// top_coldstorage
module top_coldstorage(
  input         clk,           
  input         rst_n,         
  output        led_fan,       
  output        led_hum,       
  input         sda_lcd_in,
  output        sda_lcd_oe,
  output        scl_lcd,
  input         rx,
  output        tx
);
  wire clk_1MHz = clk;
  wire [127:0] lcd_row1, lcd_row2;
  wire lcd_en, lcd_done;
  wire [7:0] temperature, humidity;
  wire dht_en, dht_data_ready;
  wire [7:0] chr_cmd, chr_val0, chr_val1;
  wire rx_msg_done, en_tx, tx_msg_done;
  logic_controller logic_controller_inst(
    .clk(clk_1MHz),
    .rst_n(rst_n),
    .temperature(temperature),
    .humidity(humidity),
    .dht_en(dht_en),
    .dht_data_ready(dht_data_ready),
    .chr_cmd(chr_cmd),
    .chr_val0(chr_val0),
    .chr_val1(chr_val1),
    .en_tx(en_tx),
    .rx_msg_done(rx_msg_done),
    .tx_msg_done(tx_msg_done),
    .lcd_en(lcd_en),
    .lcd_done(lcd_done),
    .lcd_row1(lcd_row1),
    .lcd_row2(lcd_row2),
    .led_fan(led_fan),
    .led_hum(led_hum)
  ...
Size: about 3200 cells after synthesis, about 520 flip-flops, roughly 9 I/O pins, about 27000 um^2 of cells after synthesis.
Settings: LEC_CHECK=0, ABC_AREA=1, CAP_MARGIN=10, CORE_MARGIN=2, CORE_UTILIZATION=72, CTS_CLUSTER_DIAMETER=41, CTS_CLUSTER_SIZE=74, PLACE_DENSITY=0.7, SETUP_SLACK_MARGIN=2.12, SLEW_MARGIN=20; clock period 8.38 ns.
run.sh (not shown) runs the stock make flow with config.mk's settings and CLKGATE_MAP_FILE=.
The baseline passed the timing, design-rule and antenna checks.
Then changed:
Settings changed: ABC_AREA 1 to not set, CAP_MARGIN 10 to 20, CTS_CLUSTER_DIAMETER 41 to 27, CTS_CLUSTER_SIZE 74 to not set, PLACE_DENSITY 0.7 to not set, SETUP_SLACK_MARGIN 2.12 to 1.09.
Clock period 8.38 ns to 3.66 ns, I/O delays scaled along.
With this change the flow finished but fails on setup timing; final area grows by about a fifth; worst setup slack gets worse by 4700 ps; total power grows to 2.8 times its value; synthesized cell count shrinks by roughly a tenth; critical path depth grows by 4; sequential share of layout area shrinks by 6.2 points; non-clock buffer count grows by 195; register-to-register slack gets worse by 4700 ps.
Then changed:
Settings changed: ABC_AREA set to 1, CORE_ASPECT_RATIO set to 0.73, CTS_CLUSTER_DIAMETER 27 to 216, GPL_ROUTABILITY_DRIVEN set to 1, GPL_TIMING_DRIVEN set to 1, PLACE_DENSITY set to 0.57, SETUP_SLACK_MARGIN 1.09 to -0.22.
Effect: The changed run finished with setup timing left. Total power came out lower by 23%. Cell area came out lower by 12%. Count of clock-buffer cells in the layout came out lower by 76. Synthesized area came out lower by 0.95%. Clock skew came out lower by 23 ps.
Then changed:
Settings changed: PLACE_DENSITY 0.57 to 0.4, SETUP_SLACK_MARGIN -0.22 to 0.95.
Clock period 3.66 ns to 3.94 ns, I/O delays scaled along.
Outcome: The changed run finished with setup timing left; utilization rose by 3.9 points; routed wire length increases by 15%; die size does not change; total power is lower by 5.9%; critical path depth goes up by 11; non-clock buffer count goes up by 45; hold slack improved by 130 ps; synthesized cell count is unchanged; cell count rises by 1.2%; flip-flop count stays the same.

## v9
Starting RTL as in the previous note.
clock: 3.68 ns
lec_check: 0
abc_area: 1
cap_margin: 20
core_aspect_ratio: 0.73
core_margin: 8
core_utilization: 48
cts_cluster_diameter: 216
gpl_routability_driven: 1
gpl_timing_driven: 1
place_density: 0.67
setup_slack_margin: -0.26
slew_margin: 20
v9 finished all stages; layout check result: FAIL, due to setup timing.
Inputs modified between v9 and v16:
- PLACE_DENSITY: 0.67 -> 0.57
- SETUP_SLACK_MARGIN: -0.26 -> 1.06
- GPL_ROUTABILITY_DRIVEN: 1 -> 0
- CORE_UTILIZATION: 48 -> 68
- CORE_MARGIN: 8 -> 2
- the clock period (ns, I/O delays scaled along): 3.68 -> 4.16
Notes after the runs:
- Of v9 and v16, just one finished clean: v16.
- v9 finished all stages; layout check result: FAIL, due to setup timing.
- Routing usage on met1 was lower in the run labelled v9.
- The final reports for v16 and v9 show register share of the cell area lower in the former.
- v16 improves on v9 in worst setup slack.
- Between v9 and v16, remaining max-slew budget at the tightest pin decreased.
- v9 vs v16, uppermost layer routed: met4 vs met5
- Going from v9 to v16, total power lower, multi-input combinational area share higher, number of buffers outside the clock class in the layout higher.
What v55 does differently from v16 at the input level:
- CTS_CLUSTER_SIZE now 27, previously not set
- CORE_UTILIZATION now 48, was 68
- SETUP_SLACK_MARGIN now 1.1, was 1.06
- CORE_MARGIN now 8, was 2
- CORE_ASPECT_RATIO now 0.52, was 0.73
- the clock period (ns, I/O delays scaled along) now 3.77, was 4.16
==> comparison <==
Across v16 and v55, a clean result was obtained everywhere but in v55. Although it ran to completion, v55 produced a layout that fails the final checks because of setup timing. Of the two values seen for layer with the highest usage after global routing, met1 was produced by v55 and met2 by v16. Of v55 and v16, it is v55 that has the higher total placed instance area. On synthesized area, v16 and v55 are basically level. Higher met3 capacity usage during global routing goes to v16 over v55. The total routed wire length on the met1 layer in v55 sits 27% above the value recorded for v16.
Input-level comparison between v25 and v55:
- GPL_ROUTABILITY_DRIVEN now 1, was 0
- PLACE_DENSITY now 0.67, was 0.57
- SETUP_SLACK_MARGIN now 1.27, was 1.1
- CTS_CLUSTER_SIZE no longer set, was 27
- CORE_ASPECT_RATIO now 0.73, was 0.52
- the clock period (ns, I/O delays scaled along) now 4.26, was 3.77
--- outcome ---
v25 finished end to end and its layout was clean on timing, DRC and antenna. Routed wire in v25 totals less than in v55. Sort v55 and v25 by power attributed to sequential cells asc -> top: v25. Diff v25..v55 | cell count after placement | negligible. v25 vs v55 — proportion of power drawn by the clock network rose 13 points. The non-clock buffer count number comes out higher for v55 vs v25. v25 vs v55 — power consumed by the clock network climbed by more than half. v25 vs v55 — post-layout period usage of the worst path dropped 9.8 points.
What v47 does differently from v25 at the input level:
- a deleted GPL_TIMING_DRIVEN that had been 1
- a deleted CORE_ASPECT_RATIO that had been 0.73
- a deleted ABC_AREA that had been 1
- a change of CORE_MARGIN from 8 to 2
- a deleted PLACE_DENSITY that had been 0.67
- a deleted GPL_ROUTABILITY_DRIVEN that had been 1
- a deleted CTS_CLUSTER_DIAMETER that had been 216
- a change of CORE_UTILIZATION from 48 to 70
- a deleted SETUP_SLACK_MARGIN that had been 1.27
- a change of the clock period (ns, I/O delays scaled along) from 4.26 to 6.72
v47: no failed stages, no open violations at the end
Higher global-route track usage on met2 was reported by v47, not v25.
A type of the worst min-delay path of in2async is what v25 shows, while reg2reg belongs to v47.
Delta (v47 minus v25): final critical delay including setup and external delays increased by 1.39 ns relative to the old numbers; proportion of cell area occupied by registers increased by 3.3 points relative to the old numbers; final setup slack of the worst path climbed 1.07 ns; wire length moved down; core utilization up 19 points.
Summary of v47 over v25: number of buffers inserted by port buffering was more or less identical, worst hold slack went up by 0.22 ns, final instance area went down by about 7%.
The inputs of v3 differ from those of v47 as listed below.
- SETUP_SLACK_MARGIN now 0.97, previously not set
- CTS_CLUSTER_DIAMETER now 219, previously not set
- the clock period (ns, I/O delays scaled along) now 3.27, was 6.72
==> results <==
v3 -> stages 100% | layout checks FAIL | setup timing
v47 was carried through to the last stage, and its layout satisfied the timing, design-rule and antenna checks.
In v3, clock insertion delay at the later pin of the skew report is higher than in v47.
Compared to v47, v3 leaves less free space in the core.
Compared with v47, v3 is the more power-hungry design.

== job 9734 ==
Starting RTL as in the previous note.
export LEC_CHECK = 0
export CAP_MARGIN = 20
export CORE_MARGIN = 2
export CORE_UTILIZATION = 72
export CTS_CLUSTER_DIAMETER = 26
export CTS_CLUSTER_SIZE = 44
export PLACE_DENSITY = 0.35
export SETUP_SLACK_MARGIN = 1.09
export SLEW_MARGIN = 40
create_clock -name core_clock -period 4.21 [get_ports {clk}]
Job 9734 -> stages 100% | layout checks FAIL | setup timing
What job 6328 does differently from job 9734 at the input level:
- a change of CORE_UTILIZATION from 72 to 70
- a change of SLEW_MARGIN from 40 to 20
- a deleted CTS_CLUSTER_SIZE that had been 44
- a deleted CTS_CLUSTER_DIAMETER that had been 26
- a deleted PLACE_DENSITY that had been 0.35
- a change of the clock period (ns, I/O delays scaled along) from 4.21 to 4.44
Findings:
Summary of job 9734 and job 6328: one run falls short of a clean finish, namely job 9734.
[job 6328] logic gate share of total power rose 0.8 points relative to job 9734
Job 6328 ended up with a lower final design instance area without fill than job 9734 did.
Relative to job 9734, clock latency reported for the late side of the worst-skew pair has decreased by 60 ps in job 6328.
[compare] base=job 9734 new=job 6328: part of the total power dissipated in the clock network down 17 points, share of the cycle needed by the critical path after routing down 12 points.
Count of plain and timing-repair buffers in the layout, job 9734 and job 6328: lower on job 6328
Input-level comparison between job 2437 and job 6328:
- SETUP_SLACK_MARGIN no longer set, was 1.09
- CORE_UTILIZATION now 40, was 70
- the clock period (ns, I/O delays scaled along) now 10.0, was 4.44
==> results <==
Delta (job 2437 minus job 6328): instance area at placement now larger; post-layout instance count excluding filler cells saw an increase. Against job 6328 as the reference, job 2437 delivers a higher critical path data arrival time. In job 2437, the non-clock buffer count came out 75 below the value in job 6328. Of job 2437 and job 6328, it is job 2437 that has the lower final design utilization. Job 6328 → job 2437: setup slack has increased, ratio of routed vias to standard cells has decreased, post-detailed-routing wire length has decreased, overall power has decreased.
Modified inputs, job 663 compared to job 2437
- swapping 10.0 for 5.41 in the clock period (ns, I/O delays scaled along)
[summary]
in -> async as the classification of the worst-slack hold path was reported by job 663, and reg -> reg by job 2437. Per the comparison of job 663 with job 2437, cell area roughly the same; final setup skew lower. Signal arrival time at the worst endpoint ended up 250 ps lower on job 663 than on job 2437. Looking at routed wire length, job 663 sits about 0.34% lower than job 2437 does.

Setup of lagoon:
Starting RTL as in the previous note.
Settings: LEC_CHECK=0, ABC_AREA=1, CAP_MARGIN=20, CELL_PAD_IN_SITES_GLOBAL_PLACEMENT=1, CORE_MARGIN=9, CORE_UTILIZATION=40, CTS_CLUSTER_DIAMETER=190, GPL_TIMING_DRIVEN=0, SLEW_MARGIN=5, TNS_END_PERCENT=65; clock period 3.25 ns.
The flow for lagoon finished, though final verification flagged setup timing.
Input changes introduced in willow (baseline for comparison: lagoon):
Settings: a deleted GPL_TIMING_DRIVEN that had been 0; a change of CORE_UTILIZATION from 40 to 24; a change of CORE_MARGIN from 9 to 2; a deleted TNS_END_PERCENT that had been 65; a deleted CTS_CLUSTER_DIAMETER that had been 190; a deleted CELL_PAD_IN_SITES_GLOBAL_PLACEMENT that had been 1; a deleted ABC_AREA that had been 1; a change of SLEW_MARGIN from 5 to 20; a change of the clock period (ns, I/O delays scaled along) from 3.25 to 11.1.
## What came out
willow reached the end of the flow, and the finished layout is clean on the timing, design-rule and antenna checks.
[lagoon] flow finished | final checks: failed | reasons: setup timing
The run showing the greater area share of and-or/or-and cells after synthesis is willow.
Worst-skew pair later-pin latency: willow vs lagoon, no meaningful difference
Re post-synth tally of flip-flops with integrated enable: no difference whatsoever between lagoon and willow.
--- input diff willow..tundra ---
Settings: PLACE_DENSITY now 0.65, previously not set; SETUP_SLACK_MARGIN now 1.25, previously not set; CORE_UTILIZATION now 72, was 24; the clock period (ns, I/O delays scaled along) now 6.76, was 11.1.
Looking only at power dissipated in the clock network, and setting everything else aside, the lower value of willow and tundra goes to willow.
tundra vs willow: number of buffers inserted during clock tree synthesis down by a little under 10%
Power: tundra vs willow up about 50%
Cmp willow and tundra / weighted congestion at the end of routability-driven global placement / lower: willow
Placed cell count (lower): tundra
The via count reported for tundra is higher than the one for willow.
Compared to willow, the router laid down more metal wire for tundra.
When the final numbers for willow and tundra were put side by side, the switching power of the nets turned out to be smaller in willow.
## Diff of input files: ember against tundra
Settings: PLACE_DENSITY: 0.65 -> 0.64; SETUP_SLACK_MARGIN: 1.25 -> -0.22; ABC_AREA: unset -> 1; the clock period (ns, I/O delays scaled along): 6.76 -> 3.0.
==> results <==
Arrival time of data at the critical path endpoint: ember vs tundra down 0.66 ns. Taking tundra as the reference, in ember total power consumption of the routed design moved up, fmax increased about 17%. When ember is set beside tundra, its yosys stat chip area turns out to be 260 um2 smaller. Compared with tundra, in ember number of antenna violations at the first check in global routing shows an increase of 4, worst hold slack shows a reduction of 0.015 ns. [ember] fraction of the cycle the final worst path needs rose 71 points relative to tundra. ember finished every stage; the final checks, however, were not passed, the failures being setup timing.
## Diff of input files: pepper against ember
Settings: removing SETUP_SLACK_MARGIN (formerly -0.22); removing PLACE_DENSITY (formerly 0.64); changing CORE_UTILIZATION from 72 to 70; setting CTS_CLUSTER_SIZE to 74 for the first time; changing the clock period (ns, I/O delays scaled along) from 3.0 to 6.38.
Notes after the runs:
Taking ember as the reference, in pepper post-layout utilization of the core decreased by 9.1 points relative to the old numbers, via count fell 3,158, sum of routed wire length over all layers shrank by about 23%.
Delta(clock period minus final worst setup slack, pepper - ember) > 0
The flow did not stop early for pepper: all stages ran, and the layout cleared the timing, design-rule and antenna checks.
Changes in indigo relative to pepper:
Settings: SETUP_SLACK_MARGIN now 2.12, previously not set; CAP_MARGIN now 10, was 20; the clock period (ns, I/O delays scaled along) now 8.38, was 6.38.
### Flow results
- Looking at indigo and pepper, the fraction of area in multi-input gates is a wash.
- indigo drops fewer vias than pepper.
- Comparing pepper against indigo, there is no change at all in area fraction in full adders, half adders and majority gates.
- Total stage count of the critical path is higher on pepper
- Fraction of power consumed by sequential logic for indigo: 1.0 points up relative to pepper
No activity file was given, so power comes from the tool's default toggle rates.
